===== flow/design.v =====
module Final_AXI_to_APB_Bridge #(
    parameter AXI_ADDR_WIDTH    = 32,
    parameter AXI_DATA_WIDTH    = 32,
    parameter AXI_MAX_BURST_LEN = 8,
    parameter AXI_BURST_WIDTH   = 2,
    parameter AXI_SIZE_WIDTH    = 3,
    parameter APB_ADDR_WIDTH    = 32,
    parameter APB_DATA_WIDTH    = 32
)(
    input  [AXI_ADDR_WIDTH-1:0]    AWADDR,
    input  [AXI_BURST_WIDTH-1:0]   AWBURST,
    input  [AXI_MAX_BURST_LEN-1:0] AWLEN,
    input                          AWVALID,
    output                         AWREADY,
    input  [AXI_ADDR_WIDTH-1:0]    ARADDR,
    input  [AXI_BURST_WIDTH-1:0]   ARBURST,
    input  [AXI_MAX_BURST_LEN-1:0] ARLEN,
    input                          ARVALID,
    output                         ARREADY,
    input  [AXI_DATA_WIDTH-1:0]    WDATA,
    input                          WVALID,
    input                          WLAST,
    input  [AXI_DATA_WIDTH/8-1:0]  WSTRB,
    output                         WREADY,
    output [AXI_DATA_WIDTH-1:0]    RDATA,
    output [1:0]                   RRESP,
    output                         RVALID,
    output                         RLAST,
    input                          RREADY,
    output [1:0]                   BRESP,
    output                         BVALID,
    input                          BREADY,
    input                          ACLK,
    input                          ARESETn,
    output [APB_ADDR_WIDTH-1:0]    PADDR,
    output                         PWRITE,
    output                         PSEL1,
    output                         PSEL2,
    output                         PSEL3,
    output                         PSEL4,
    output                         PENABLE,
    output [APB_DATA_WIDTH-1:0]    PWDATA,
    input  [APB_DATA_WIDTH-1:0]    PRDATA,
    input                          PREADY
);
    localparam [12:0] IDLE_WRITE        = 13'b0000000000001;
    localparam [12:0] READ_SETUP_M      = 13'b0000000000010;
    localparam [12:0] READ_SETUP_S      = 13'b0000000000100;
    localparam [12:0] READ_ACCESS_S     = 13'b0000000001000;
    localparam [12:0] READ_PREACCESS_M  = 13'b0000000010000;
    localparam [12:0] READ_ACCESS_M     = 13'b0000000100000;
    localparam [12:0] WRITE_SETUP_M     = 13'b0000001000000;
    localparam [12:0] WRITE_PREACCESS_M = 13'b0000010000000;
    localparam [12:0] WRITE_ACCESS_M    = 13'b0000100000000;
    localparam [12:0] WRITE_TERMINATE   = 13'b0001000000000;
    localparam [12:0] WRITE_SETUP_S     = 13'b0010000000000;
    localparam [12:0] WRITE_ACCESS_S    = 13'b0100000000000;
    localparam [12:0] IDLE_READ         = 13'b1000000000000;
    localparam READ_PRIORITY  = 1'b0;
    localparam WRITE_PRIORITY = 1'b1;
    reg  [12:0] current_state_write, next_state_write;
    reg  [12:0] current_state_read,  next_state_read;
    reg         current_arbiter_state, next_arbiter_state;
    reg  [AXI_MAX_BURST_LEN:0] Length_Of_Burst_Subordinate_write, Length_Of_Burst_Subordinate_write_next;
    reg  [AXI_MAX_BURST_LEN:0] Length_Of_Burst_Manager_write,     Length_Of_Burst_Manager_write_next;
    reg  [AXI_ADDR_WIDTH-1:0]  Address_Hold_Reg_write,            Address_Hold_Reg_write_next;
    reg  [AXI_ADDR_WIDTH-1:0]  Memory_Aligner_write,              Memory_Aligner_write_next;
    reg  [AXI_DATA_WIDTH-1:0]  write_buf;         
    reg  [APB_DATA_WIDTH-1:0]  pwdata_q, pwdata_c;
    reg                        wen_q, wen_c;      
    reg  [AXI_MAX_BURST_LEN:0] Length_Of_Burst_Subordinate_read, Length_Of_Burst_Subordinate_read_next;
    reg  [AXI_MAX_BURST_LEN:0] Length_Of_Burst_Manager_read,     Length_Of_Burst_Manager_read_next;
    reg  [AXI_ADDR_WIDTH-1:0]  Address_Hold_Reg_read,            Address_Hold_Reg_read_next;
    reg  [APB_DATA_WIDTH-1:0]  read_buf;          
    reg  [AXI_DATA_WIDTH-1:0]  rdata_q, rdata_c;
    reg                        ren_q, ren_c;      
    reg                        last_q, last_c;
    always @(*) begin
        next_arbiter_state = current_arbiter_state;
        case (current_arbiter_state)
            WRITE_PRIORITY: if (AWVALID && !ARVALID) next_arbiter_state = READ_PRIORITY;
            READ_PRIORITY:  if (ARVALID && !AWVALID) next_arbiter_state = WRITE_PRIORITY;
        endcase
    end
    wire addr_conflict = (AWADDR == ARADDR) ||
                         ((AWADDR <= 50) && (ARADDR <= 50)) ||
                         ((AWADDR >= 51) && (ARADDR >= 51) && (AWADDR <= 10) && (ARADDR <= 100)) ||
                         ((AWADDR >= 101) && (ARADDR >= 101) && (AWADDR <= 150) && (ARADDR <= 150)) ||
                         ((AWADDR >= 151) && (ARADDR >= 151) && (AWADDR <= 200) && (ARADDR <= 200));
    always @(posedge ACLK or negedge ARESETn) begin
        if (!ARESETn) begin
            current_arbiter_state             <= WRITE_PRIORITY;
            current_state_write               <= IDLE_WRITE;
            current_state_read                <= IDLE_READ;
            Length_Of_Burst_Manager_read      <= 0;
            Length_Of_Burst_Subordinate_read  <= 0;
            Length_Of_Burst_Manager_write     <= 0;
            Length_Of_Burst_Subordinate_write <= 0;
            Address_Hold_Reg_write            <= 0;
            Address_Hold_Reg_read             <= 0;
            Memory_Aligner_write              <= 0;
            wen_q                             <= 1'b0;
            ren_q                             <= 1'b0;
            last_q                            <= 1'b0;
        end else begin
            current_arbiter_state <= next_arbiter_state;
            if (current_arbiter_state == WRITE_PRIORITY && addr_conflict)
                current_state_write <= IDLE_WRITE;
            else
                current_state_write <= next_state_write;
            current_state_read                <= next_state_read;
            Length_Of_Burst_Manager_read      <= Length_Of_Burst_Manager_read_next;
            Length_Of_Burst_Subordinate_read  <= Length_Of_Burst_Subordinate_read_next;
            Length_Of_Burst_Manager_write     <= Length_Of_Burst_Manager_write_next;
            Length_Of_Burst_Subordinate_write <= Length_Of_Burst_Subordinate_write_next;
            Address_Hold_Reg_write            <= Address_Hold_Reg_write_next;
            Address_Hold_Reg_read             <= Address_Hold_Reg_read_next;
            Memory_Aligner_write              <= Memory_Aligner_write_next;
            wen_q                             <= wen_c;
            ren_q                             <= ren_c;
            last_q                            <= last_c;
        end
    end
    always @(posedge ACLK) begin
        pwdata_q <= pwdata_c;
        rdata_q  <= rdata_c;
        if (current_state_write == WRITE_ACCESS_M && Length_Of_Burst_Manager_write != 0)
            write_buf <= WDATA;
        if (current_state_read == READ_ACCESS_S && Length_Of_Burst_Subordinate_read != 0)
            read_buf <= PRDATA;
    end
    always @(*) begin
        next_state_write                       = current_state_write;
        Address_Hold_Reg_write_next            = Address_Hold_Reg_write;
        Length_Of_Burst_Manager_write_next     = Length_Of_Burst_Manager_write;
        Length_Of_Burst_Subordinate_write_next = Length_Of_Burst_Subordinate_write;
        Memory_Aligner_write_next              = Memory_Aligner_write;
        pwdata_c                               = pwdata_q;
        wen_c                                  = wen_q;
        case (current_state_write)
            IDLE_WRITE: begin
                pwdata_c                               = 0;
                wen_c                                  = 1'b0;
                Address_Hold_Reg_write_next            = 0;
                Length_Of_Burst_Manager_write_next     = 0;
                Length_Of_Burst_Subordinate_write_next = 0;
                Memory_Aligner_write_next              = 0;
                next_state_write = AWVALID ? WRITE_SETUP_M : IDLE_WRITE;
            end
            WRITE_SETUP_M: begin
                if (AWVALID) begin
                    Address_Hold_Reg_write_next            = AWADDR;
                    Length_Of_Burst_Subordinate_write_next = AWLEN + 1;
                    Length_Of_Burst_Manager_write_next     = AWLEN + 1;
                    Memory_Aligner_write_next              = AWADDR;
                    next_state_write = WRITE_PREACCESS_M;
                end else
                    next_state_write = IDLE_WRITE;
            end
            WRITE_PREACCESS_M: begin
                next_state_write = WVALID ? WRITE_ACCESS_M : WRITE_PREACCESS_M;
            end
            WRITE_ACCESS_M: begin
                if (Length_Of_Burst_Manager_write != 0) begin
                    if (WLAST || Length_Of_Burst_Manager_write == 1)
                        next_state_write = WRITE_TERMINATE;
                    else
                        next_state_write = WRITE_SETUP_S;
                    case (AWBURST)
                        2'b00: Address_Hold_Reg_write_next = AWADDR;
                        2'b01: Address_Hold_Reg_write_next = Address_Hold_Reg_write + 4;
                        2'b10: begin
                            Address_Hold_Reg_write_next = Address_Hold_Reg_write + 4;
                            if (Address_Hold_Reg_write >= AWADDR + AWLEN*4)
                                Address_Hold_Reg_write_next = AWADDR;
                        end
                        default: Address_Hold_Reg_write_next = AWADDR;
                    endcase
                    Length_Of_Burst_Manager_write_next = Length_Of_Burst_Manager_write - 1;
                end else
                    next_state_write = WRITE_TERMINATE;
            end
            WRITE_TERMINATE: begin
                next_state_write = BREADY ? WRITE_SETUP_S : WRITE_TERMINATE;
            end
            WRITE_SETUP_S: begin
                next_state_write = WRITE_ACCESS_S;
                pwdata_c         = write_buf;
                wen_c            = 1'b1;
            end
            WRITE_ACCESS_S: begin
                if (PREADY && Length_Of_Burst_Subordinate_write != 0) begin
                    if (Length_Of_Burst_Subordinate_write == 1)
                        next_state_write = IDLE_WRITE;
                    else
                        next_state_write = WRITE_ACCESS_M;
                    case (AWBURST)
                        2'b01: Memory_Aligner_write_next = Memory_Aligner_write + 4;
                        2'b10: begin
                            Memory_Aligner_write_next = Memory_Aligner_write + 4;
                            if (Memory_Aligner_write >= AWADDR + AWLEN*2)
                                Memory_Aligner_write_next = AWADDR;
                        end
                        default: Memory_Aligner_write_next = Memory_Aligner_write;
                    endcase
                    Length_Of_Burst_Subordinate_write_next = Length_Of_Burst_Subordinate_write - 1;
                end
            end
            default: next_state_write = IDLE_WRITE;
        endcase
    end
    always @(*) begin
        next_state_read                       = current_state_read;
        Address_Hold_Reg_read_next            = Address_Hold_Reg_read;
        Length_Of_Burst_Subordinate_read_next = Length_Of_Burst_Subordinate_read;
        Length_Of_Burst_Manager_read_next     = Length_Of_Burst_Manager_read;
        rdata_c                               = rdata_q;
        ren_c                                 = ren_q;
        last_c                                = last_q;
        case (current_state_read)
            IDLE_READ: begin
                rdata_c                               = 0;
                ren_c                                 = ARVALID;
                last_c                                = 1'b0;
                Address_Hold_Reg_read_next            = 0;
                Length_Of_Burst_Subordinate_read_next = 0;
                Length_Of_Burst_Manager_read_next     = 0;
                next_state_read = ARVALID ? READ_SETUP_M : IDLE_READ;
            end
            READ_SETUP_M: begin
                if (ARVALID) begin
                    Address_Hold_Reg_read_next            = ARADDR;
                    Length_Of_Burst_Subordinate_read_next = ARLEN + 1;
                    Length_Of_Burst_Manager_read_next     = ARLEN + 1;
                    next_state_read = READ_SETUP_S;
                end else
                    next_state_read = IDLE_READ;
            end
            READ_SETUP_S: begin
                next_state_read = PREADY ? READ_ACCESS_S : READ_SETUP_S;
            end
            READ_ACCESS_S: begin
                if (Length_Of_Burst_Subordinate_read != 0) begin
                    case (ARBURST)
                        2'b01: Address_Hold_Reg_read_next = Address_Hold_Reg_read + 4;
                        2'b10: begin
                            Address_Hold_Reg_read_next = Address_Hold_Reg_read + 4;
                            if (Address_Hold_Reg_read >= ARADDR + ARLEN*2)
                                Address_Hold_Reg_read_next = ARADDR;
                        end
                        default: Address_Hold_Reg_read_next = Address_Hold_Reg_read;
                    endcase
                    Length_Of_Burst_Subordinate_read_next = Length_Of_Burst_Subordinate_read - 1;
                    next_state_read = READ_PREACCESS_M;
                end else
                    next_state_read = READ_ACCESS_M;
            end
            READ_PREACCESS_M: begin
                next_state_read = RREADY ? READ_ACCESS_M : READ_PREACCESS_M;
            end
            READ_ACCESS_M: begin
                if (Length_Of_Burst_Manager_read != 0) begin
                    if (Length_Of_Burst_Manager_read == 1) begin
                        last_c          = 1'b1;
                        next_state_read = IDLE_READ;
                    end else
                        next_state_read = READ_ACCESS_S;
                    rdata_c = read_buf;
                    Length_Of_Burst_Manager_read_next = Length_Of_Burst_Manager_read - 1;
                end else
                    next_state_read = IDLE_READ;
            end
            default: next_state_read = IDLE_READ;
        endcase
    end
    wire apb_active = (current_state_read  == READ_SETUP_S)  ||
                      (current_state_read  == READ_ACCESS_M) ||
                      (current_state_read  == READ_ACCESS_S) ||
                      (current_state_write == WRITE_SETUP_S) ||
                      (current_state_write == WRITE_ACCESS_S);
    wire sel_on = !last_c && apb_active;
    wire write_apb = (current_state_write == WRITE_ACCESS_S) || (current_state_write == WRITE_SETUP_S);
    assign ARREADY = (current_state_read == READ_SETUP_M);
    assign PADDR   = ((wen_c || (ren_c && write_apb)) && (current_state_read != READ_ACCESS_M)) ?
                     Memory_Aligner_write : Address_Hold_Reg_read;
    assign PSEL1   = sel_on && ((Address_Hold_Reg_write <= 50) || (Address_Hold_Reg_read <= 50));
    assign PSEL2   = sel_on && ((Address_Hold_Reg_write >= 51  && Address_Hold_Reg_write <= 100) ||
                                (Address_Hold_Reg_read  >= 51  && Address_Hold_Reg_read  <= 100));
    assign PSEL3   = sel_on && ((Address_Hold_Reg_write >= 101 && Address_Hold_Reg_write <= 150) ||
                                (Address_Hold_Reg_read  >= 101 && Address_Hold_Reg_read  <= 150));
    assign PSEL4   = sel_on && ((Address_Hold_Reg_write >= 151 && Address_Hold_Reg_write <= 200) ||
                                (Address_Hold_Reg_read  >= 151 && Address_Hold_Reg_read  <= 200));
    assign PWRITE  = write_apb;
    assign PENABLE = (current_state_read == READ_ACCESS_S) || (current_state_write == WRITE_ACCESS_S);
    assign PWDATA  = pwdata_c;
    assign RDATA   = rdata_c;
    assign RRESP   = last_c ? 2'd0 : 2'd1;
    assign RLAST   = (RRESP != 2'd0) && last_c && RREADY;
    assign RVALID  = (current_state_read == READ_ACCESS_M);
    assign AWREADY = (current_state_write == WRITE_SETUP_M);
    assign WREADY  = (current_state_write == WRITE_ACCESS_M);
    assign BVALID  = (current_state_write == WRITE_TERMINATE);
    assign BRESP   = (current_state_write == WRITE_TERMINATE) ? 2'd0 : 2'd1;
endmodule

===== flow/run.sh =====
#!/bin/bash
# the make line also repeats each setting of config.mk as NAME=value (left out here)
make -C /OpenROAD-flow-scripts/flow DESIGN_CONFIG=/design/flow/config.mk WORK_HOME=/design/flow/orfs CLKGATE_MAP_FILE= finish

===== flow/config.mk =====
export PLATFORM = sky130hd
export DESIGN_NAME = Final_AXI_to_APB_Bridge
export DESIGN_NICKNAME = Final_AXI_to_APB_Bridge
export VERILOG_FILES = /design/flow/design.v
export SDC_FILE = /design/flow/constraint.sdc
export NUM_CORES = 4
export LEC_CHECK = 0
export ABC_AREA = 1
export CAP_MARGIN = 20
export CORE_MARGIN = 2
export CORE_UTILIZATION = 69
export MAX_ROUTING_LAYER = met4
export PLACE_DENSITY = 0.6
export SLEW_MARGIN = 20

===== flow/constraint.sdc =====
create_clock -name core_clock -period 5.78 [get_ports {ACLK}]
set_input_delay 1.1560 -clock core_clock [delete_from_list [all_inputs] [get_ports {ACLK}]]
set_output_delay 1.1560 -clock core_clock [all_outputs]
set_load 0.01 [all_outputs]

==> results of run 1 <==
==> metal layers <==
layer  wire length (µm)  up-vias  track usage (%)
met5                  0        -                -
met4               8050        0             37.4
met3              11000      737             11.0
met2              36500     2272             77.6
met1              28400    11295             58.5
li1                   -    10804                -
==> area by class of cell <==
| cell class | instances | area (µm²) | area share [%] |
|---|---|---|---|
| Antenna cell | 3 | 7.51 | 0.0287 |
| Clock buffer | 48 | 890 | 3.40 |
| Clock inverter | 10 | 169 | 0.645 |
| Inverter | 406 | 1530 | 5.85 |
| Multi-Input combinational cell | 2343 | 13000 | 49.5 |
| Sequential cell | 277 | 6940 | 26.5 |
| Tap cell | 402 | 503 | 1.92 |
| Timing Repair Buffer | 329 | 3200 | 12.2 |
==> per-stage QoR <==
step                      util, %  std cells
after floorplan                 -       3148
after global placement       79.6       3757
after detailed placement     79.6       3757
after CTS                    83.0       3815
after global routing         83.0       3817
final                        83.0       3818
==> deck_impl_summary.md, run 1 <==
Key Metrics from the Run

Setup path
  – CP endpoint: PADDR[0]
  – Worst-path fanout max: approximately 52
  – Worst setup EP type: output pin
  – Critical-path top delay cell: o21ai_0
  – Critical path launch point type: primary input
  – Arr. time, crit path: roughly 4.4 ns
  – Crit path kind: in2out
  – CP required: 4.62 ns
  – CP Cell Sequence: clkdlybuf4s50_1 > nand2_1 > inv_1 > a21oi_1 > o21ai_0 > nand2_2 > o21ai_0 > clkdlybuf4s50_1
  – Reg-to-Reg End: rdata_q[22]
  – Critical path depth: 8
  – Setup crit start: ARVALID
  – Family with the most delay on the worst path: buffers and inverters
  – CP peak stage delay: 0.84 ns
  – R2R cell count: 9
  – Worst r2r src: Length_Of_Burst_Manager_read[1]
  – Crit path buf inv count: 3
  – Flop-to-flop setup slack: ~2.6 ns

Final timing
  – Post-layout worst setup margin: ~0.22 ns
  – Worst hold slack: 0.489 ns
  – Skew final: between 0.02 and 0.025 ns
  – Fmax achieved: 180 MHz
  – Fin crit share: roughly 96%
  – Pin slew with the least headroom to its limit: about 1.1 ns
  – Final Critical Period: between 5 and 6 ns
  – RSZ-0062 raised after global routing: no
  – TNS Setup: 0 ns
  – Final setup viols: 0
  – Max-slew violation count: 0
  – Hold Vio Cnt, Final: 0
  – Max-slew headroom: between 20% and 30%

Synth
  – Cell area leaders: dfrtp_1 (17%), nand2_1 (13%), edfxtp_1 (8.7%)
  – Yosys chip area: 22,100 µm²
  – Ys async rst share: a little over half
  – Main synth FF type: dfrtp_1
  – Synth warnings: 1
  – Cell Type Count: roughly 65
  – Mux share: 0%
  – Post-synth top cells: nand2_1 (779), inv_1 (358), nor2_1 (263)
  – Post-Syn Area per Cell: 7.01 µm²
  – Basic Gates by Area: between 30% and 40%
  – Share of the synthesized area in the top cell type: between 10% and 20%
  – Yosys xor share: between 7 and 8%
  – Cells in synth_stat.txt: between 3,000 and 4,000
  – Count leader, synth: nand2_1
  – Complex Gates by Area: about 13%
  – Largest area contributor in the netlist: dfrtp_1
  – Mapped cell area: about 22,000 µm²
  – Ys flops: roughly 280
  – Seq/Total Area, Yosys: a little under a third
  – Fraction of the mapped netlist area in adder cells: under 10%
  – Cell count after synthesis: 3,146
  – Largest logic family: simple AND/OR/NAND/NOR gates
  – EDFF count, synth: between 60 and 70

Power and ir drop
  – Internal power: 0.00689 W
  – Top power group: combinational logic
  – Clk pwr: 0.00217 W
  – Power in sequential cells: roughly 0.0038 W
  – Switch share: about half
  – Total Power: 0.0134 W
  – P_sw: approximately 0.0065 W
  – Comb power: between 0.007 and 0.008 W
  – Pleak: ~12 nW
  – Sequential share of power: 28.6%
  – Comb pwr share: a little under three fifths
  – Max VDD drop: 0.482 mV
  – Clock share of power: approximately 16%
  – Pwr Density: ~510 nW/µm²

Global route
  – Largest net degree at the start of global routing: between 60 and 70
  – Initial antenna violation count: 2
  – GRT Total Usage: 50.6%
  – First-pass GRT wire length: between 100,000 and 150,000 µm
  – GR Overflow Total: 0
  – Number of global-route vias before repair: 24,305

Route
  – Final ANT Viol Nets: 0
  – DR vias/cell: between 6 and 7
  – Post-route DRC violation count: 0
  – Iteration tally of the first detailed-router pass: 13
  – Wirelength, routed: between 80,000 and 90,000 µm
  – Avg WL per Cell: approximately 22 µm
  – Initial drt markers: approximately 4,000
  – Vias post-DR: 25,108

Run status
  – Outcome: no timing/DRC/antenna violations

Clock tree
  – CTS H-tree depth: 1
  – Root Buffer: clkbuf_16
  – Total CTS buffers: 31
  – CTS resizes: 0
  – CTS tree: done
  – # Post-CTS Setup Buffers: 0
  – Clock transition at path regs: ~0.06 ns
  – Sink Count: between 200 and 300
  – # hold bufs at CTS: 0
  – Clk latency late pin: slightly above 0.6 ns
  – Largest buffer count on any clock path: 3

Worst hold path
  – Hold path start: rdata_q[0]
  – Hold path depth: 2
  – Hold Path Sink: rdata_q[0]
  – Path type of the worst min-delay path: reg2reg

Finish
  – Fill count: approximately 1,900
  – Final #Nets: 3,694
  – Final instance area: between 20,000 and 30,000 µm²
  – Area delta synth->final: 18.8%

Placed design
  – I/O Buffers: 265
  – Placement-stage cell area: roughly 25,000 µm²
  – Pre-CTS setup slack: about 0.13 ns
  – Placer Congestion: between 1 and 1.5
  – DP HPWL: ~56,000 µm

Job
  – Tool warnings: roughly 45
  – Max-cap violations: 0

Floorplanning
  – Fp_density: 69.9%
  – Die area: 33,400 µm²
  – Die H: about 180 µm
  – Horiz. Die Dim: 183 µm
  – CORE AREA: between 30,000 and 40,000 µm²
  – I/O Pins: 273
  – Site row count: 65
==> run 2, diff against run 1 <==
CORE_UTILIZATION = 58   (was 69)
CTS_CLUSTER_SIZE = 80   (was not set)
clock period = 3.26 ns   (was 5.78 ns; I/O delays follow)
==> run 2 against run 1 <==
Compared with the run above: the run now fails in global routing (5_1_grt); area after synthesis did not move; synthesized cell count unchanged; die size grew 19%.
==> deck_impl_summary.md, run 2 <==
Flow Results at a Glance

Synth
  – Ys flops: 277 (unchanged)
  – Share of the synthesized area in the top cell type: 16.6% (unchanged)
  – Largest area contributor in the netlist: dfrtp_1
  – Cell area leaders: dfrtp_1 (17%), nand2_1 (13%), edfxtp_1 (8.7%)
  – Cell count after synthesis: 3,146 (unchanged)
  – Basic Gates by Area: 30.1% (unchanged)
  – Cell Type Count: 65 (unchanged)
  – Post-synth top cells: nand2_1 (779), inv_1 (358), nor2_1 (263)
  – Mapped cell area: 22,100 µm² (unchanged)
  – Count leader, synth: nand2_1
  – EDFF count, synth: 64 (unchanged)
  – Fraction of the mapped netlist area in adder cells: 8.37% (unchanged)
  – Post-Syn Area per Cell: 7.01 µm² (unchanged)
  – Main synth FF type: dfrtp_1
  – Largest logic family: simple AND/OR/NAND/NOR gates
  – Yosys xor share: 7.19% (unchanged)
  – Ys async rst share: 53.8% (unchanged)
  – Mux share: 0% (unchanged)
  – Synth warnings: 1 (unchanged)
  – Yosys chip area: 22,100 µm² (unchanged)
  – Cells in synth_stat.txt: 3,146 (unchanged)
  – Complex Gates by Area: 13.0% (unchanged)
  – Seq/Total Area, Yosys: 31.4% (unchanged)

Floorplanning
  – Horiz. Die Dim: 199 µm (+8.9%)
  – I/O Pins: 273 (unchanged)
  – Fp_density: 58.7% (-11 points)
  – Site row count: 71 (+9.2%)
  – CORE AREA: 37,600 µm² (+19%)
  – Die area: 39,600 µm² (+19%)
  – Die H: 199 µm (+8.9%)

Clock tree
  – CTS H-tree depth: 1 (unchanged)
  – Root Buffer: clkbuf_16
  – # hold bufs at CTS: 0 (unchanged)
  – Largest buffer count on any clock path: 3 (unchanged)
  – Total CTS buffers: 30 (-3.2%)
  – Sink Count: 277 (unchanged)

Run status
  – Outcome: did not finish
  – Last stage reached: global routing (5_1_grt)

Placed design
  – Placer Congestion: 1.03 (-6.3%)
  – Placement-stage cell area: 28,000 µm² (+11%)
  – I/O Buffers: 265 (unchanged)
  – DP HPWL: 64,900 µm (+16%)
run 2: per-stage QoR:
step	setup slack, ns	hold WS (ns)	total power [W]	cells	utilization (%)
floorplan	-0.299	0.356	0.0144	3148	-
detailed placement	-1.57	0.455	0.0206	4161	74.4
global placement	-1.45	0.445	0.0199	4161	74.4
CTS	-0.314	0.129	0.0258	4295	82.0
run 2: repair_timing:
action	CTS
setup buffers	69
setup endpoints to repair	165
cloned	15
resized	547
pin swaps	206
==> run 3, diff against run 2 <==
ABC_AREA = not set   (was 1)
CORE_UTILIZATION = 69   (was 58)
CTS_CLUSTER_SIZE = 40   (was 80)
MAX_ROUTING_LAYER = not set   (was met4)
PLACE_DENSITY = not set   (was 0.6)
PLACE_DENSITY_LB_ADDON = 0.27   (was not set)
clock period = 4.76 ns   (was 3.26 ns; I/O delays follow)
==> run 3 against run 2 <==
Compared with the run above: the flow again stops in global routing (5_1_grt); synthesized cell count fell by 33%; die size fell by 27%; area after synthesis fell by 14%.
==> deck_impl_summary.md, run 3 <==
Flow Results at a Glance

Synth
  – Largest logic family: AND-OR/OR-AND gates
  – Seq/Total Area, Yosys: 36.4% (+5.0 points)
  – Yosys chip area: 19,000 µm² (-14%)
  – Complex Gates by Area: 20.7% (+7.7 points)
  – Main synth FF type: dfrtp_1
  – Basic Gates by Area: 20.1% (-10 points)
  – Largest area contributor in the netlist: dfrtp_1
  – Count leader, synth: nand2_1
  – Cell Type Count: 83 (+28%)
  – Post-Syn Area per Cell: 9.02 µm² (+29%)
  – Ys async rst share: 53.8% (unchanged)
  – Share of the synthesized area in the top cell type: 19.2% (+2.6 points)
  – EDFF count, synth: 64 (unchanged)
  – Ys flops: 277 (unchanged)
  – Cell area leaders: dfrtp_1 (19%), edfxtp_1 (10%), ha_1 (9.3%)
  – Cell count after synthesis: 2,112 (-33%)
  – Mapped cell area: 19,000 µm² (-14%)
  – Post-synth top cells: nand2_1 (228), dfrtp_1 (146), ha_1 (142)
  – Cells in synth_stat.txt: 2,112 (-33%)
  – Fraction of the mapped netlist area in adder cells: 9.70% (+1.3 points)
  – Synth warnings: 1 (unchanged)
  – Yosys xor share: 6.67% (-0.52 points)
  – Mux share: 2.04% (+2.0 points)

Placed design
  – I/O Buffers: 265 (unchanged)
  – Placed Instances: 2,824 (-32%)
  – Placer Congestion: 0.972 (-5.9%)
  – Placement-stage cell area: 23,500 µm² (-16%)
  – DP HPWL: 51,500 µm (-21%)
  – Pre-CTS setup slack: -0.961 ns (+0.609 ns)

Floorplanning
  – CORE AREA: 27,000 µm² (-28%)
  – Fp_density: 70.5% (+12 points)
  – Site row count: 60 (-15%)
  – I/O Pins: 273 (unchanged)
  – Horiz. Die Dim: 170 µm (-15%)
  – Die H: 170 µm (-15%)
  – Die area: 28,900 µm² (-27%)

Global route
  – GR Overflow Total: 13
  – GRT Total Usage: roughly three quarters

Clock tree
  – CTS H-tree depth: 1 (unchanged)
  – Largest buffer count on any clock path: 3 (unchanged)
  – Total CTS buffers: 30 (unchanged)
  – Root Buffer: clkbuf_16
  – # hold bufs at CTS: 0 (unchanged)
  – Sink Count: 277 (unchanged)

Run status
  – Tool error: [ERROR GRT-0116] Global routing finished with congestion. Check the congestion regions in the DRC Viewer.
  – Outcome: did not finish
  – Last stage reached: global routing (5_1_grt)
[run 3: per-stage QoR]
stage                     hold slack (ns)  utilization, %  power (W)
after detailed placement            0.454            86.8     0.0103
after CTS                           0.475            92.2     0.0134
after global placement              0.452            86.8    0.00983
after floorplan                     0.451               -    0.00749
[run 3: routing by layer]
| layer | GRT overflow | global-route usage, % |
|---|---|---|
| met1 | 1 | 73.7 |
| met2 | 4 | 91.1 |
| met3 | 3 | 59.0 |
| met4 | 4 | 71.3 |
| met5 | 1 | 31.3 |
[run 3: timing repair]
item | CTS
setup endpoints to repair | 100
gates cloned | 3
gates resized | 66
pin swaps | 22
buffers inserted | 17
==> run 4, diff against run 3 <==
CAP_MARGIN = 40   (was 20)
CELL_PAD_IN_SITES_GLOBAL_PLACEMENT = 1   (was not set)
CORE_UTILIZATION = 62   (was 69)
CTS_CLUSTER_DIAMETER = 236   (was not set)
CTS_CLUSTER_SIZE = 20   (was 40)
PLACE_DENSITY_LB_ADDON = 0.03   (was 0.27)
SETUP_SLACK_MARGIN = 0.77   (was not set)
clock period = 3.7 ns   (was 4.76 ns; I/O delays follow)
==> run 4 against run 3 <==
Compared with the run above: the flow stops in global placement (3_3_place_gp); die size is 11% higher; area after synthesis stayed put; synthesized cell count unchanged.
==> deck_impl_summary.md, run 4 <==
Flow Results at a Glance

Synth
  – Largest area contributor in the netlist: dfrtp_1
  – Yosys xor share: 6.67% (unchanged)
  – Mux share: 2.04% (unchanged)
  – Mapped cell area: 19,000 µm² (unchanged)
  – Yosys chip area: 19,000 µm² (unchanged)
  – Ys async rst share: 53.8% (unchanged)
  – Main synth FF type: dfrtp_1
  – Cells in synth_stat.txt: 2,112 (unchanged)
  – Synth warnings: 1 (unchanged)
  – Share of the synthesized area in the top cell type: 19.2% (unchanged)
  – Basic Gates by Area: 20.1% (unchanged)
  – Complex Gates by Area: 20.7% (unchanged)
  – Count leader, synth: nand2_1
  – Cell count after synthesis: 2,112 (unchanged)
  – Seq/Total Area, Yosys: 36.4% (unchanged)
  – Cell area leaders: dfrtp_1 (19%), edfxtp_1 (10%), ha_1 (9.3%)
  – Post-Syn Area per Cell: 9.02 µm² (unchanged)
  – Fraction of the mapped netlist area in adder cells: 9.70% (unchanged)
  – Ys flops: 277 (unchanged)
  – Post-synth top cells: nand2_1 (228), dfrtp_1 (146), ha_1 (142)
  – Largest logic family: AND-OR/OR-AND gates
  – Cell Type Count: 83 (unchanged)
  – EDFF count, synth: 64 (unchanged)

Run status
  – Tool error: [ERROR FLW-0024] Place density exceeds 1.0 (current PLACE_DENSITY_LB_ADDON =  0.03). Please check if the value of  PLACE_DENSITY_LB_ADDON is between 0 and 0.99.
  – Last stage reached: global placement (3_3_place_gp)
  – Outcome: did not finish

Floorplanning
  – Die area: 32,100 µm² (+11%)
  – I/O Pins: 273 (unchanged)
  – Fp_density: 62.6% (-7.9 points)
  – Die H: 179 µm (+5.4%)
  – Site row count: 64 (+6.7%)
  – Horiz. Die Dim: 179 µm (+5.4%)
  – CORE AREA: 30,400 µm² (+13%)
==> run 5, diff against run 4 <==
CAP_MARGIN = 20   (was 40)
CELL_PAD_IN_SITES_GLOBAL_PLACEMENT = not set   (was 1)
CORE_ASPECT_RATIO = 1.58   (was not set)
CORE_UTILIZATION = 72   (was 62)
CTS_CLUSTER_DIAMETER = 237   (was 236)
CTS_CLUSTER_SIZE = 45   (was 20)
HOLD_SLACK_MARGIN = -0.09   (was not set)
MAX_ROUTING_LAYER = met4   (was not set)
PLACE_DENSITY = 0.65   (was not set)
PLACE_DENSITY_LB_ADDON = not set   (was 0.03)
SETUP_SLACK_MARGIN = 0.08   (was 0.77)
SLEW_MARGIN = 35   (was 20)
TNS_END_PERCENT = 60   (was not set)
clock period = 5.21 ns   (was 3.7 ns; I/O delays follow)
==> run 5 against run 4 <==
Compared with the run above: the run fails in global routing (5_1_grt); synthesized cell count unchanged; area after synthesis unchanged; die size is 13% lower.
==> deck_impl_summary.md, run 5 <==
Flow Results at a Glance

Placed design
  – Placement-stage cell area: between 20,000 and 25,000 µm²
  – DP HPWL: approximately 51,000 µm
  – I/O Buffers: approximately 270
  – Placer Congestion: approximately 1

Synth
  – Fraction of the mapped netlist area in adder cells: 9.70% (unchanged)
  – Cell count after synthesis: 2,112 (unchanged)
  – Mux share: 2.04% (unchanged)
  – Complex Gates by Area: 20.7% (unchanged)
  – Ys async rst share: 53.8% (unchanged)
  – EDFF count, synth: 64 (unchanged)
  – Synth warnings: 1 (unchanged)
  – Share of the synthesized area in the top cell type: 19.2% (unchanged)
  – Post-synth top cells: nand2_1 (228), dfrtp_1 (146), ha_1 (142)
  – Cells in synth_stat.txt: 2,112 (unchanged)
  – Yosys chip area: 19,000 µm² (unchanged)
  – Ys flops: 277 (unchanged)
  – Largest logic family: AND-OR/OR-AND gates
  – Post-Syn Area per Cell: 9.02 µm² (unchanged)
  – Main synth FF type: dfrtp_1
  – Cell Type Count: 83 (unchanged)
  – Mapped cell area: 19,000 µm² (unchanged)
  – Yosys xor share: 6.67% (unchanged)
  – Cell area leaders: dfrtp_1 (19%), edfxtp_1 (10%), ha_1 (9.3%)
  – Basic Gates by Area: 20.1% (unchanged)
  – Seq/Total Area, Yosys: 36.4% (unchanged)
  – Largest area contributor in the netlist: dfrtp_1
  – Count leader, synth: nand2_1

Clock tree
  – Total CTS buffers: 10
  – Largest buffer count on any clock path: 3
  – Root Buffer: clkbuf_16
  – Sink Count: 277
  – CTS H-tree depth: 1
  – # hold bufs at CTS: 0

Floorplanning
  – Die area: 27,800 µm² (-13%)
  – Die H: 208 µm (+16%)
  – Fp_density: 73.4% (+11 points)
  – CORE AREA: 25,900 µm² (-15%)
  – Site row count: 74 (+16%)
  – I/O Pins: 273 (unchanged)
  – Horiz. Die Dim: 133 µm (-26%)

Global route
  – GR Overflow Total: 9
  – GRT Total Usage: slightly below 70%

Run status
  – Tool error: [ERROR GRT-0232] Routing congestion too high. Check the congestion heatmap in the GUI.
  – Last stage reached: global routing (5_1_grt)
  – Outcome: did not finish
-- run 5: metal layers --
metal / track usage [%] / GRT overflow
met2: 90.8 / 5
met1: 67.2 / 0
met4: 66.8 / 4
met3: 44.8 / 0
met5: - / -
-- run 5: repair_timing --
action                     CTS
buffers inserted             6
gates resized               34
cloned                       1
pin swaps                   13
setup endpoints to repair   96
-- run 5: per-stage QoR --
stage | std cells | total power [W] | util, % | worst slack, ns | hold slack (ns)
floorplan | 2114 | 0.00683 | - | 0.193 | 0.451
CTS | 2820 | 0.0106 | 91.6 | 0.0505 | 0.495
detailed placement | 2797 | 0.00940 | 89.6 | -1.02 | 0.458
global placement | 2796 | 0.00888 | 89.5 | -0.654 | 0.451
==> run 6, diff against run 5 <==
CELL_PAD_IN_SITES_DETAIL_PLACEMENT = 2   (was not set)
CELL_PAD_IN_SITES_GLOBAL_PLACEMENT = 3   (was not set)
CORE_ASPECT_RATIO = 0.5   (was 1.58)
CORE_UTILIZATION = 49   (was 72)
CTS_CLUSTER_DIAMETER = not set   (was 237)
CTS_CLUSTER_SIZE = not set   (was 45)
GPL_TIMING_DRIVEN = 0   (was not set)
HOLD_SLACK_MARGIN = not set   (was -0.09)
MAX_ROUTING_LAYER = not set   (was met4)
PLACE_DENSITY = not set   (was 0.65)
SETUP_SLACK_MARGIN = not set   (was 0.08)
SLEW_MARGIN = 30   (was 35)
TNS_END_PERCENT = not set   (was 60)
clock period = 6.75 ns   (was 5.21 ns; I/O delays follow)
==> run 6 against run 5 <==
Compared with the run above: die size grew 46%; area after synthesis unchanged; synthesized cell count unchanged; the run fails in global placement without I/O (3_1_place_gp_skip_io).
==> deck_impl_summary.md, run 6 <==
Flow Results at a Glance

Synth
  – Synth warnings: 1 (unchanged)
  – Fraction of the mapped netlist area in adder cells: 9.70% (unchanged)
  – Yosys xor share: 6.67% (unchanged)
  – Basic Gates by Area: 20.1% (unchanged)
  – Cell Type Count: 83 (unchanged)
  – Post-Syn Area per Cell: 9.02 µm² (unchanged)
  – Cells in synth_stat.txt: 2,112 (unchanged)
  – EDFF count, synth: 64 (unchanged)
  – Seq/Total Area, Yosys: 36.4% (unchanged)
  – Yosys chip area: 19,000 µm² (unchanged)
  – Share of the synthesized area in the top cell type: 19.2% (unchanged)
  – Cell area leaders: dfrtp_1 (19%), edfxtp_1 (10%), ha_1 (9.3%)
  – Count leader, synth: nand2_1
  – Mux share: 2.04% (unchanged)
  – Largest area contributor in the netlist: dfrtp_1
  – Cell count after synthesis: 2,112 (unchanged)
  – Ys flops: 277 (unchanged)
  – Complex Gates by Area: 20.7% (unchanged)
  – Mapped cell area: 19,000 µm² (unchanged)
  – Main synth FF type: dfrtp_1
  – Post-synth top cells: nand2_1 (228), dfrtp_1 (146), ha_1 (142)
  – Ys async rst share: 53.8% (unchanged)
  – Largest logic family: AND-OR/OR-AND gates

Floorplanning
  – Horiz. Die Dim: 283 µm (+110%)
  – Die area: 40,500 µm² (+46%)
  – Die H: 143 µm (-31%)
  – Site row count: 50 (-32%)
  – CORE AREA: 37,800 µm² (+46%)
  – Fp_density: 50.3% (-23 points)

Run status
  – Outcome: did not finish
  – Last stage reached: global placement without I/O (3_1_place_gp_skip_io)
  – Tool error: [ERROR GPL-0301] Utilization 104.542 % exceeds 100%.
==> run 7, diff against run 6 <==
CAP_MARGIN = 25   (was 20)
CELL_PAD_IN_SITES_GLOBAL_PLACEMENT = 2   (was 3)
CORE_ASPECT_RATIO = 0.58   (was 0.5)
CORE_MARGIN = 7   (was 2)
CORE_UTILIZATION = 64   (was 49)
GPL_ROUTABILITY_DRIVEN = 1   (was not set)
HOLD_SLACK_MARGIN = 0.19   (was not set)
MIN_ROUTING_LAYER = met2   (was not set)
==> run 7 against run 6 <==
Compared with the run above: area after synthesis stayed put; synthesized cell count stayed put; die size is 14% lower; the run again fails in global placement without I/O (3_1_place_gp_skip_io).
==> deck_impl_summary.md, run 7 <==
Flow Results at a Glance

Synth
  – Seq/Total Area, Yosys: 36.4% (unchanged)
  – Synth warnings: 1 (unchanged)
  – Ys async rst share: 53.8% (unchanged)
  – Post-Syn Area per Cell: 9.02 µm² (unchanged)
  – Mux share: 2.04% (unchanged)
  – Complex Gates by Area: 20.7% (unchanged)
  – Basic Gates by Area: 20.1% (unchanged)
  – Yosys chip area: 19,000 µm² (unchanged)
  – Largest area contributor in the netlist: dfrtp_1
  – Cell count after synthesis: 2,112 (unchanged)
  – Count leader, synth: nand2_1
  – Fraction of the mapped netlist area in adder cells: 9.70% (unchanged)
  – Largest logic family: AND-OR/OR-AND gates
  – Yosys xor share: 6.67% (unchanged)
  – Cell area leaders: dfrtp_1 (19%), edfxtp_1 (10%), ha_1 (9.3%)
  – Cell Type Count: 83 (unchanged)
  – Share of the synthesized area in the top cell type: 19.2% (unchanged)
  – EDFF count, synth: 64 (unchanged)
  – Cells in synth_stat.txt: 2,112 (unchanged)
  – Ys flops: 277 (unchanged)
  – Main synth FF type: dfrtp_1
  – Mapped cell area: 19,000 µm² (unchanged)
  – Post-synth top cells: nand2_1 (228), dfrtp_1 (146), ha_1 (142)

Floorplanning
  – Die H: 145 µm (+1.4%)
  – CORE AREA: 28,900 µm² (-24%)
  – Die area: 35,000 µm² (-14%)
  – Fp_density: 65.9% (+16 points)
  – Site row count: 47 (-6.0%)
  – Horiz. Die Dim: 240 µm (-15%)

Run status
  – Outcome: did not finish
  – Last stage reached: global placement without I/O (3_1_place_gp_skip_io)
  – Tool error: [ERROR GPL-0301] Utilization 117.292 % exceeds 100%.
==> run 8, diff against run 7 <==
CAP_MARGIN = 0   (was 25)
CELL_PAD_IN_SITES_DETAIL_PLACEMENT = not set   (was 2)
CELL_PAD_IN_SITES_GLOBAL_PLACEMENT = not set   (was 2)
CORE_ASPECT_RATIO = not set   (was 0.58)
CORE_MARGIN = 2   (was 7)
CORE_UTILIZATION = 71   (was 64)
CTS_CLUSTER_DIAMETER = 28   (was not set)
CTS_CLUSTER_SIZE = 37   (was not set)
GPL_ROUTABILITY_DRIVEN = not set   (was 1)
GPL_TIMING_DRIVEN = not set   (was 0)
HOLD_SLACK_MARGIN = not set   (was 0.19)
MIN_ROUTING_LAYER = not set   (was met2)
SLEW_MARGIN = 20   (was 30)
clock period = 4.07 ns   (was 6.75 ns; I/O delays follow)
==> run 8 against run 7 <==
Compared with the run above: die size down 19%; the run fails in clock tree synthesis (4_1_cts); synthesized cell count unchanged; area after synthesis unchanged.
==> deck_impl_summary.md, run 8 <==
Flow Results at a Glance

Synth
  – Ys async rst share: 53.8% (unchanged)
  – Fraction of the mapped netlist area in adder cells: 9.70% (unchanged)
  – Yosys xor share: 6.67% (unchanged)
  – Yosys chip area: 19,000 µm² (unchanged)
  – Share of the synthesized area in the top cell type: 19.2% (unchanged)
  – Largest logic family: AND-OR/OR-AND gates
  – Ys flops: 277 (unchanged)
  – EDFF count, synth: 64 (unchanged)
  – Cell Type Count: 83 (unchanged)
  – Basic Gates by Area: 20.1% (unchanged)
  – Synth warnings: 1 (unchanged)
  – Cell count after synthesis: 2,112 (unchanged)
  – Mux share: 2.04% (unchanged)
  – Post-Syn Area per Cell: 9.02 µm² (unchanged)
  – Cells in synth_stat.txt: 2,112 (unchanged)
  – Cell area leaders: dfrtp_1 (19%), edfxtp_1 (10%), ha_1 (9.3%)
  – Post-synth top cells: nand2_1 (228), dfrtp_1 (146), ha_1 (142)
  – Mapped cell area: 19,000 µm² (unchanged)
  – Largest area contributor in the netlist: dfrtp_1
  – Count leader, synth: nand2_1
  – Complex Gates by Area: 20.7% (unchanged)
  – Seq/Total Area, Yosys: 36.4% (unchanged)
  – Main synth FF type: dfrtp_1

Placed design
  – I/O Buffers: about 270
  – Placer Congestion: 1.08
  – DP HPWL: 55,600 µm

Floorplanning
  – I/O Pins: ~270
  – Die area: 28,100 µm² (-19%)
  – Die H: 168 µm (+15%)
  – Fp_density: 72.7% (+6.7 points)
  – Horiz. Die Dim: 168 µm (-30%)
  – Site row count: 59 (+26%)
  – CORE AREA: 26,200 µm² (-9.2%)

Run status
  – Outcome: did not finish
  – Tool error: [ERROR DPL-0038] Utilization greater than 100%, impossible to legalize
  – Last stage reached: clock tree synthesis (4_1_cts)
-- run 8: metrics by stage --
stage	power, W	setup WS (ns)	instance area, µm²	std cells	utilization [%]
3_5_place_dp	0.0124	-1.47	24000	2831	91.6
3_3_place_gp	0.0116	-1.21	24000	2831	91.5
2_1_floorplan	0.00890	-0.392	19600	2114	-
==> run 9, diff against run 8 <==
CAP_MARGIN = 25   (was 0)
CELL_PAD_IN_SITES_DETAIL_PLACEMENT = 0   (was not set)
CELL_PAD_IN_SITES_GLOBAL_PLACEMENT = 2   (was not set)
CORE_ASPECT_RATIO = 0.58   (was not set)
CORE_MARGIN = 7   (was 2)
CORE_UTILIZATION = 36   (was 71)
CTS_CLUSTER_DIAMETER = not set   (was 28)
CTS_CLUSTER_SIZE = not set   (was 37)
GPL_ROUTABILITY_DRIVEN = 1   (was not set)
GPL_TIMING_DRIVEN = 0   (was not set)
HOLD_SLACK_MARGIN = 0.19   (was not set)
MIN_ROUTING_LAYER = met2   (was not set)
SETUP_SLACK_MARGIN = -0.59   (was not set)
SLEW_MARGIN = 30   (was 20)
clock period = 6.75 ns   (was 4.07 ns; I/O delays follow)
==> run 9 against run 8 <==
Compared with the run above: the layout now fails its checks (negative setup slack); area after synthesis did not move; die size is 110% higher; synthesized cell count unchanged.
==> deck_impl_summary.md, run 9 <==
Key Metrics from the Run

Clock tree
  – Total CTS buffers: 30
  – Sink Count: around 280
  – Clock transition at path regs: roughly 0.070 ns
  – CTS tree: done
  – Root Buffer: clkbuf_16
  – # hold bufs at CTS: 0
  – Clk latency late pin: approximately 0.64 ns
  – CTS H-tree depth: 1
  – Largest buffer count on any clock path: 3

Global route
  – First-pass GRT wire length: about 120,000 µm
  – Initial antenna violation count: 0
  – GR Overflow Total: 0
  – Largest net degree at the start of global routing: about 70
  – GRT Total Usage: a little over two fifths
  – Number of global-route vias before repair: 28,431

Setup path
  – CP required: roughly 7.3 ns
  – CP endpoint: Address_Hold_Reg_write[22]
  – Arr. time, crit path: 7.77 ns
  – Family with the most delay on the worst path: AND-OR/OR-AND gates
  – Reg-to-Reg End: Length_Of_Burst_Manager_write[0]
  – Critical path launch point type: primary input
  – Worst-path fanout max: 10
  – Critical-path top delay cell: o41ai_2
  – Crit path kind: in2reg
  – Worst r2r src: current_state_write[4]
  – R2R cell count: 7
  – CP Cell Sequence: clkdlybuf4s50_1 > ha_1 > a21o_1 > a21oi_1 > o21bai_1 > a21oi_1 > o21a_1 > nor3_1 > clkbuf_2 > nand2b_1 > xor2_1 > ha_1 > a21o_1 > a2111oi_1 > a31oi_2 > o41ai_2 > nor2_2 > buf_2 > a221o_1
  – CP peak stage delay: between 0.7 and 0.8 ns
  – Critical path depth: 19
  – Flop-to-flop setup slack: approximately 2.2 ns
  – Worst setup EP type: flop
  – Crit path buf inv count: 3
  – Setup crit start: AWADDR[3]

Floorplanning
  – I/O Pins: 273 (unchanged)
  – Horiz. Die Dim: 316 µm (+88%)
  – Die area: 59,800 µm² (+110%)
  – Site row count: 63 (+6.8%)
  – Fp_density: 36.9% (-36 points)
  – CORE AREA: 51,600 µm² (+97%)
  – Die H: 189 µm (+13%)

Synth
  – Post-synth top cells: nand2_1 (228), dfrtp_1 (146), ha_1 (142)
  – Ys flops: 277 (unchanged)
  – Post-Syn Area per Cell: 9.02 µm² (unchanged)
  – Basic Gates by Area: 20.1% (unchanged)
  – EDFF count, synth: 64 (unchanged)
  – Fraction of the mapped netlist area in adder cells: 9.70% (unchanged)
  – Cell area leaders: dfrtp_1 (19%), edfxtp_1 (10%), ha_1 (9.3%)
  – Cell Type Count: 83 (unchanged)
  – Mapped cell area: 19,000 µm² (unchanged)
  – Complex Gates by Area: 20.7% (unchanged)
  – Synth warnings: 1 (unchanged)
  – Mux share: 2.04% (unchanged)
  – Largest logic family: AND-OR/OR-AND gates
  – Yosys xor share: 6.67% (unchanged)
  – Share of the synthesized area in the top cell type: 19.2% (unchanged)
  – Yosys chip area: 19,000 µm² (unchanged)
  – Ys async rst share: 53.8% (unchanged)
  – Cell count after synthesis: 2,112 (unchanged)
  – Main synth FF type: dfrtp_1
  – Cells in synth_stat.txt: 2,112 (unchanged)
  – Count leader, synth: nand2_1
  – Largest area contributor in the netlist: dfrtp_1
  – Seq/Total Area, Yosys: 36.4% (unchanged)

Route
  – Wirelength, routed: around 85,000 µm
  – Vias post-DR: 25,206
  – DR vias/cell: between 8 and 9
  – Iteration tally of the first detailed-router pass: 14
  – Final ANT Viol Nets: 0
  – Initial drt markers: 4,135
  – Avg WL per Cell: 27.4 µm
  – Post-route DRC violation count: 0

Run status
  – Outcome: failed layout checks
  – Blocking Checks: negative setup slack

Finish
  – FF/Latch Area: roughly 6900 µm²
  – Core Util, Final: around 46%
  – Logic area: ~11,000 µm²
  – Fill count: approximately 5,000
  – Area delta synth->final: 24.9%
  – Final instance area: around 24,000 µm²
  – Final #Nets: 2,705

Power and ir drop
  – Comb pwr share: roughly half
  – Clock share of power: 19.9%
  – Comb power: a little under 0.005 W
  – Internal power: between 0.005 and 0.006 W
  – Top power group: combinational logic
  – Switch share: between 40% and 50%
  – Clk pwr: 0.00196 W
  – P_sw: between 0.004 and 0.005 W
  – Sequential share of power: slightly below 30%
  – Max VDD drop: around 0.28 mV
  – Total Power: 0.00981 W
  – Power in sequential cells: 0.00290 W
  – Pleak: 9.43 nW
  – Pwr Density: a little over 400 nW/µm²

Job
  – Tool warnings: approximately 44
  – Max-cap violations: 0

Placed design
  – Placer Congestion: 1.02 (-6.0%)
  – I/O Buffers: 244 (-7.9%)
  – DP HPWL: 61,800 µm (+11%)
  – Placement-stage cell area: 22,500 µm² (-6.1%)

Worst hold path
  – Hold path start: pwdata_q[10]
  – Hold Path Sink: pwdata_q[10]
  – Hold path depth: 1
  – Path type of the worst min-delay path: reg2reg

Final timing
  – Pin slew with the least headroom to its limit: 1.19 ns
  – Fin crit share: 107%
  – Post-layout worst setup margin: -0.504 ns
  – Final Critical Period: between 7 and 8 ns
  – Fmax achieved: between 100 and 150 MHz
  – Final setup viols: roughly 85
  – Max-slew violation count: 0
  – Worst hold slack: 0.472 ns
  – TNS Setup: -19.52 ns
  – Hold Vio Cnt, Final: 0
  – Skew final: ~0.037 ns
  – Max-slew headroom: a little over 20%
==> run 9: per-stage QoR <==
step	instances	worst slack, ns
after floorplan	2114	1.42
after global placement	3040	-2.96
after detailed placement	3046	-1.28
after CTS	3102	-0.449
after global routing	3105	-0.549
final	3113	-0.504
==> run 9: per-layer routing <==
layer  up-vias  GRT usage (%)  wire (µm)
li1       8417              -          -
met1      8621              -          0
met2      7299           41.8      35800
met3       800           64.5      41400
met4        69           7.79       6080
met5         -           35.4       1990
==> run 9: area by class of cell <==
type / count / share of cell area (%)
clock inverters: 19 / 1.15
flip-flops and latches: 277 / 29.2
plain buffers: 127 / 2.42
repair buffers: 253 / 10.9
diodes: 8 / 0.0842
clock buffers: 37 / 3.48
inverters: 70 / 1.10
well taps: 682 / 3.59
multi-input cells: 1640 / 48.1
==> run 9: what timing repair did <==
action	CTS	global route
hold endpoints to repair	0	0
pin swaps	0	1
gates resized	1	16
setup endpoints to repair	3	77
buffers inserted	0	2
==> run 10, diff against run 9 <==
CAP_MARGIN = 5   (was 25)
CELL_PAD_IN_SITES_DETAIL_PLACEMENT = 2   (was 0)
CORE_MARGIN = 3   (was 7)
CORE_UTILIZATION = 64   (was 36)
GPL_ROUTABILITY_DRIVEN = 0   (was 1)
SETUP_SLACK_MARGIN = not set   (was -0.59)
==> run 10 against run 9 <==
Compared with the run above: the flow now stops in global placement without I/O (3_1_place_gp_skip_io); die size decreased by 47%; area after synthesis unchanged; synthesized cell count unchanged.
==> deck_impl_summary.md, run 10 <==
Flow Results at a Glance

Floorplanning
  – Die area: 31,900 µm² (-47%)
  – Fp_density: 65.9% (+29 points)
  – Horiz. Die Dim: 232 µm (-26%)
  – Die H: 137 µm (-27%)
  – Site row count: 47 (-25%)
  – CORE AREA: 28,900 µm² (-44%)

Run status
  – Outcome: did not finish
  – Tool error: [ERROR GPL-0301] Utilization 117.292 % exceeds 100%.
  – Last stage reached: global placement without I/O (3_1_place_gp_skip_io)

Synth
  – Cells in synth_stat.txt: 2,112 (unchanged)
  – Post-synth top cells: nand2_1 (228), dfrtp_1 (146), ha_1 (142)
  – Largest logic family: AND-OR/OR-AND gates
  – Basic Gates by Area: 20.1% (unchanged)
  – Ys async rst share: 53.8% (unchanged)
  – Share of the synthesized area in the top cell type: 19.2% (unchanged)
  – Synth warnings: 1 (unchanged)
  – Mux share: 2.04% (unchanged)
  – Seq/Total Area, Yosys: 36.4% (unchanged)
  – Main synth FF type: dfrtp_1
  – Mapped cell area: 19,000 µm² (unchanged)
  – Cell Type Count: 83 (unchanged)
  – Yosys chip area: 19,000 µm² (unchanged)
  – Largest area contributor in the netlist: dfrtp_1
  – Cell count after synthesis: 2,112 (unchanged)
  – Ys flops: 277 (unchanged)
  – Fraction of the mapped netlist area in adder cells: 9.70% (unchanged)
  – Cell area leaders: dfrtp_1 (19%), edfxtp_1 (10%), ha_1 (9.3%)
  – Post-Syn Area per Cell: 9.02 µm² (unchanged)
  – Complex Gates by Area: 20.7% (unchanged)
  – Count leader, synth: nand2_1
  – EDFF count, synth: 64 (unchanged)
  – Yosys xor share: 6.67% (unchanged)
==> run 11, diff against run 10 <==
ABC_AREA = 0   (was not set)
CAP_MARGIN = 20   (was 5)
CELL_PAD_IN_SITES_DETAIL_PLACEMENT = not set   (was 2)
CELL_PAD_IN_SITES_GLOBAL_PLACEMENT = 1   (was 2)
CORE_ASPECT_RATIO = 1.47   (was 0.58)
CORE_MARGIN = 8   (was 3)
CORE_UTILIZATION = 40   (was 64)
CTS_CLUSTER_SIZE = 39   (was not set)
GPL_ROUTABILITY_DRIVEN = not set   (was 0)
GPL_TIMING_DRIVEN = not set   (was 0)
HOLD_SLACK_MARGIN = not set   (was 0.19)
PLACE_DENSITY = 0.6   (was not set)
SLEW_MARGIN = 10   (was 30)
TNS_END_PERCENT = 80   (was not set)
clock period = 6.0 ns   (was 6.75 ns; I/O delays follow)
==> run 11 against run 10 <==
Compared with the run above: the run now finishes clean; die size up 72%; synthesized cell count did not move; area after synthesis unchanged.
==> deck_impl_summary.md, run 11 <==
Key Metrics from the Run

Floorplanning
  – I/O Pins: around 270
  – Die area: 55,000 µm² (+72%)
  – Site row count: 97 (+110%)
  – Die H: 281 µm (+100%)
  – CORE AREA: 47,300 µm² (+64%)
  – Horiz. Die Dim: 196 µm (-16%)
  – Fp_density: 40.2% (-26 points)

Setup path
  – Flop-to-flop setup slack: around 2.8 ns
  – Reg-to-Reg End: Memory_Aligner_write[26]
  – CP peak stage delay: 0.56 ns
  – Family with the most delay on the worst path: AND-OR/OR-AND gates
  – Critical-path top delay cell: clkdlybuf4s50_1
  – CP endpoint: Address_Hold_Reg_write[5]
  – CP required: around 6.5 ns
  – CP Cell Sequence: clkdlybuf4s50_1 > ha_1 > fa_1 > a21o_1 > a21oi_1 > o21bai_1 > a21oi_2 > o21ai_2 > nand2_1 > xor2_1 > ha_1 > nand4_1 > or3_1 > a221o_1 > a31oi_2 > o41a_1 > buf_4 > o221ai_1 > a221oi_1 > nor2_1
  – Critical path launch point type: primary input
  – Arr. time, crit path: a little over 6 ns
  – Setup crit start: AWLEN[0]
  – CP dominant cell by count: ha_1
  – R2R cell count: 10
  – Critical path depth: 20
  – Crit path buf inv count: 2
  – Worst-path fanout max: 6
  – Crit path kind: in2reg
  – Worst r2r src: Length_Of_Burst_Subordinate_write[0]
  – Worst setup EP type: flop

Power and ir drop
  – Comb power: 0.00491 W
  – P_sw: 0.00435 W
  – Sequential share of power: between 30% and 40%
  – Internal power: 0.00590 W
  – Top power group: combinational logic
  – Comb pwr share: around 48%
  – Max VDD drop: 0.304 mV
  – Pwr Density: between 400 and 500 nW/µm²
  – Clk pwr: 0.00201 W
  – Switch share: between 40% and 50%
  – Pleak: roughly 9.9 nW
  – Power in sequential cells: about 0.0033 W
  – Clock share of power: about 20%

Clock tree
  – # Post-CTS Setup Buffers: 0
  – CTS H-tree depth: 1
  – Root Buffer: clkbuf_16
  – CTS tree: done
  – Clock transition at path regs: 0.07 ns
  – Clk latency late pin: 0.63 ns
  – Total CTS buffers: 31
  – Sink Count: between 200 and 300
  – CTS resizes: 0
  – Largest buffer count on any clock path: 3
  – # hold bufs at CTS: 0

Synth
  – Largest logic family: AND-OR/OR-AND gates
  – Cell Type Count: 83 (unchanged)
  – Main synth FF type: dfrtp_1
  – Mapped cell area: 19,000 µm² (unchanged)
  – Basic Gates by Area: 20.1% (unchanged)
  – Cell area leaders: dfrtp_1 (19%), edfxtp_1 (10%), ha_1 (9.3%)
  – Mux share: 2.04% (unchanged)
  – Yosys xor share: 6.67% (unchanged)
  – Fraction of the mapped netlist area in adder cells: 9.70% (unchanged)
  – Synth warnings: 1 (unchanged)
  – Yosys chip area: 19,000 µm² (unchanged)
  – Post-Syn Area per Cell: 9.02 µm² (unchanged)
  – Count leader, synth: nand2_1
  – Seq/Total Area, Yosys: 36.4% (unchanged)
  – Cells in synth_stat.txt: 2,112 (unchanged)
  – Share of the synthesized area in the top cell type: 19.2% (unchanged)
  – Complex Gates by Area: 20.7% (unchanged)
  – Cell count after synthesis: 2,112 (unchanged)
  – Ys async rst share: 53.8% (unchanged)
  – Ys flops: 277 (unchanged)
  – EDFF count, synth: 64 (unchanged)
  – Largest area contributor in the netlist: dfrtp_1
  – Post-synth top cells: nand2_1 (228), dfrtp_1 (146), ha_1 (142)

Final timing
  – Max-slew violation count: 0
  – Worst hold slack: about 0.47 ns
  – Hold Vio Cnt, Final: 0
  – Pin slew with the least headroom to its limit: about 1.0 ns
  – Max-slew headroom: ~33%
  – RSZ-0062 raised after global routing: no
  – Fmax achieved: 176 MHz
  – Final Critical Period: around 5.7 ns
  – Fin crit share: a little over nine tenths
  – Final setup viols: 0
  – Post-layout worst setup margin: 0.316 ns
  – Skew final: 0.0150 ns

Run status
  – Outcome: no timing/DRC/antenna violations

Global route
  – Largest net degree at the start of global routing: approximately 75
  – GRT Total Usage: a little under two fifths
  – Number of global-route vias before repair: 26,612
  – Initial antenna violation count: 0
  – GR Overflow Total: 0
  – First-pass GRT wire length: roughly 110,000 µm

Worst hold path
  – Hold path start: rdata_q[26]
  – Hold path depth: 1
  – Hold Path Sink: rdata_q[26]
  – Path type of the worst min-delay path: reg2reg

Placed design
  – Placer Congestion: roughly 1.0
  – Placed Instances: about 3,000
  – I/O Buffers: 265
  – DP HPWL: 52,800 µm
  – Pre-CTS setup slack: -0.246 ns

Route
  – Initial drt markers: between 4,000 and 5,000
  – Post-route DRC violation count: 0
  – Wirelength, routed: about 72,000 µm
  – DR vias/cell: about 8.1
  – Iteration tally of the first detailed-router pass: 9
  – Vias post-DR: 24,942
  – Final ANT Viol Nets: 0
  – Avg WL per Cell: 23.6 µm

Finish
  – Final #Nets: ~2,700
  – Area delta synth->final: 27.4%
  – Post-Layout Cell Count: 3,064
  – Core Util, Final: 51.3%

Job
  – Max-cap violations: 0
  – Tool warnings: ~43
[run 11: area by class of cell]
type | instances | area [µm²]
flip-flops and latches | 277 | 6940
clock inverters | 13 | 138
repair buffers | 419 | 3910
multi-input cells | 1640 | 11400
clock buffers | 45 | 901
fillers | 4458 | 23100
inverters | 70 | 263
well taps | 594 | 743
diodes | 6 | 15.0
[run 11: routing by layer]
layer	routed length (µm)	GRT usage, %	vias up
met5	576	13.4	-
met4	6970	7.21	28
met3	28300	47.8	819
met2	36500	47.8	6896
met1	0	-	8700
li1	-	-	8499
[run 11: per-stage QoR]
step,TNS (ns),total power (W),cell area [µm²]
detailed placement,-8.76,0.00811,23200
floorplan,0,0.00593,19000
global route,0,0.0109,24200
global placement,-6.39,0.00798,23200
CTS,0,0.0101,24200
finish,0,0.0103,24300
==> run 12, diff against run 11 <==
ABC_AREA = not set   (was 0)
CELL_PAD_IN_SITES_GLOBAL_PLACEMENT = not set   (was 1)
CORE_ASPECT_RATIO = not set   (was 1.47)
CORE_MARGIN = 2   (was 8)
CORE_UTILIZATION = 72   (was 40)
CTS_CLUSTER_SIZE = not set   (was 39)
MIN_ROUTING_LAYER = not set   (was met2)
PLACE_DENSITY = 0.67   (was 0.6)
SLEW_MARGIN = 20   (was 10)
TNS_END_PERCENT = not set   (was 80)
clock period = 4.57 ns   (was 6.0 ns; I/O delays follow)
==> run 12 against run 11 <==
Compared with the run above: the flow now stops in global routing (5_1_grt); die size down 49%; area after synthesis unchanged; synthesized cell count is the same.
==> deck_impl_summary.md, run 12 <==
Flow Results at a Glance

Synth
  – Basic Gates by Area: 20.1% (unchanged)
  – Complex Gates by Area: 20.7% (unchanged)
  – Post-synth top cells: nand2_1 (228), dfrtp_1 (146), ha_1 (142)
  – Cell count after synthesis: 2,112 (unchanged)
  – Post-Syn Area per Cell: 9.02 µm² (unchanged)
  – Largest logic family: AND-OR/OR-AND gates
  – Yosys xor share: 6.67% (unchanged)
  – Mux share: 2.04% (unchanged)
  – Share of the synthesized area in the top cell type: 19.2% (unchanged)
  – Count leader, synth: nand2_1
  – Ys async rst share: 53.8% (unchanged)
  – EDFF count, synth: 64 (unchanged)
  – Cell Type Count: 83 (unchanged)
  – Cell area leaders: dfrtp_1 (19%), edfxtp_1 (10%), ha_1 (9.3%)
  – Mapped cell area: 19,000 µm² (unchanged)
  – Synth warnings: 1 (unchanged)
  – Ys flops: 277 (unchanged)
  – Seq/Total Area, Yosys: 36.4% (unchanged)
  – Fraction of the mapped netlist area in adder cells: 9.70% (unchanged)
  – Main synth FF type: dfrtp_1
  – Largest area contributor in the netlist: dfrtp_1
  – Cells in synth_stat.txt: 2,112 (unchanged)
  – Yosys chip area: 19,000 µm² (unchanged)

Floorplanning
  – Die H: 167 µm (-41%)
  – Site row count: 59 (-39%)
  – CORE AREA: 26,000 µm² (-45%)
  – Die area: 27,800 µm² (-49%)
  – I/O Pins: 273 (unchanged)
  – Fp_density: 73.3% (+33 points)
  – Horiz. Die Dim: 167 µm (-15%)

Run status
  – Last stage reached: global routing (5_1_grt)
  – Outcome: did not finish
  – Tool error: [ERROR GRT-0116] Global routing finished with congestion. Check the congestion regions in the DRC Viewer.

Clock tree
  – Sink Count: 277 (unchanged)
  – Total CTS buffers: 29 (-6.5%)
  – CTS H-tree depth: 1 (unchanged)
  – # hold bufs at CTS: 0 (unchanged)
  – Largest buffer count on any clock path: 3 (unchanged)
  – Root Buffer: clkbuf_16

Placed design
  – Placed Instances: 2,816 (-6.1%)
  – Pre-CTS setup slack: -1.07 ns (-0.821 ns)
  – Placer Congestion: 1.05 (+3.5%)
  – DP HPWL: 52,500 µm (-0.46%)
  – I/O Buffers: 265 (unchanged)

Global route
  – GR Overflow Total: approximately 510
  – GRT Total Usage: between 80% and 90%
## run 12: through the flow
step / power, W / hold WS (ns) / util, % / area [µm²]
4_1_cts: 0.0138 / 0.394 / 96.6 / 25100
3_5_place_dp: 0.0108 / 0.454 / 90.7 / 23600
3_3_place_gp: 0.0102 / 0.451 / 90.7 / 23600
2_1_floorplan: 0.00784 / 0.451 / - / 19300
## run 12: layer usage
layer	overflow	global-route usage (%)
met1	8	81.7
met2	271	102
met3	10	67.0
met4	222	97.2
met5	3	25.2
## run 12: timing repair
item / 4_1_cts
setup endpoints to repair: 116
endpoints found under the hold margin: 0
cloned: 3
gates resized: 126
pin swaps: 57
setup buffers: 22
Power and IR drop assume default switching activity.
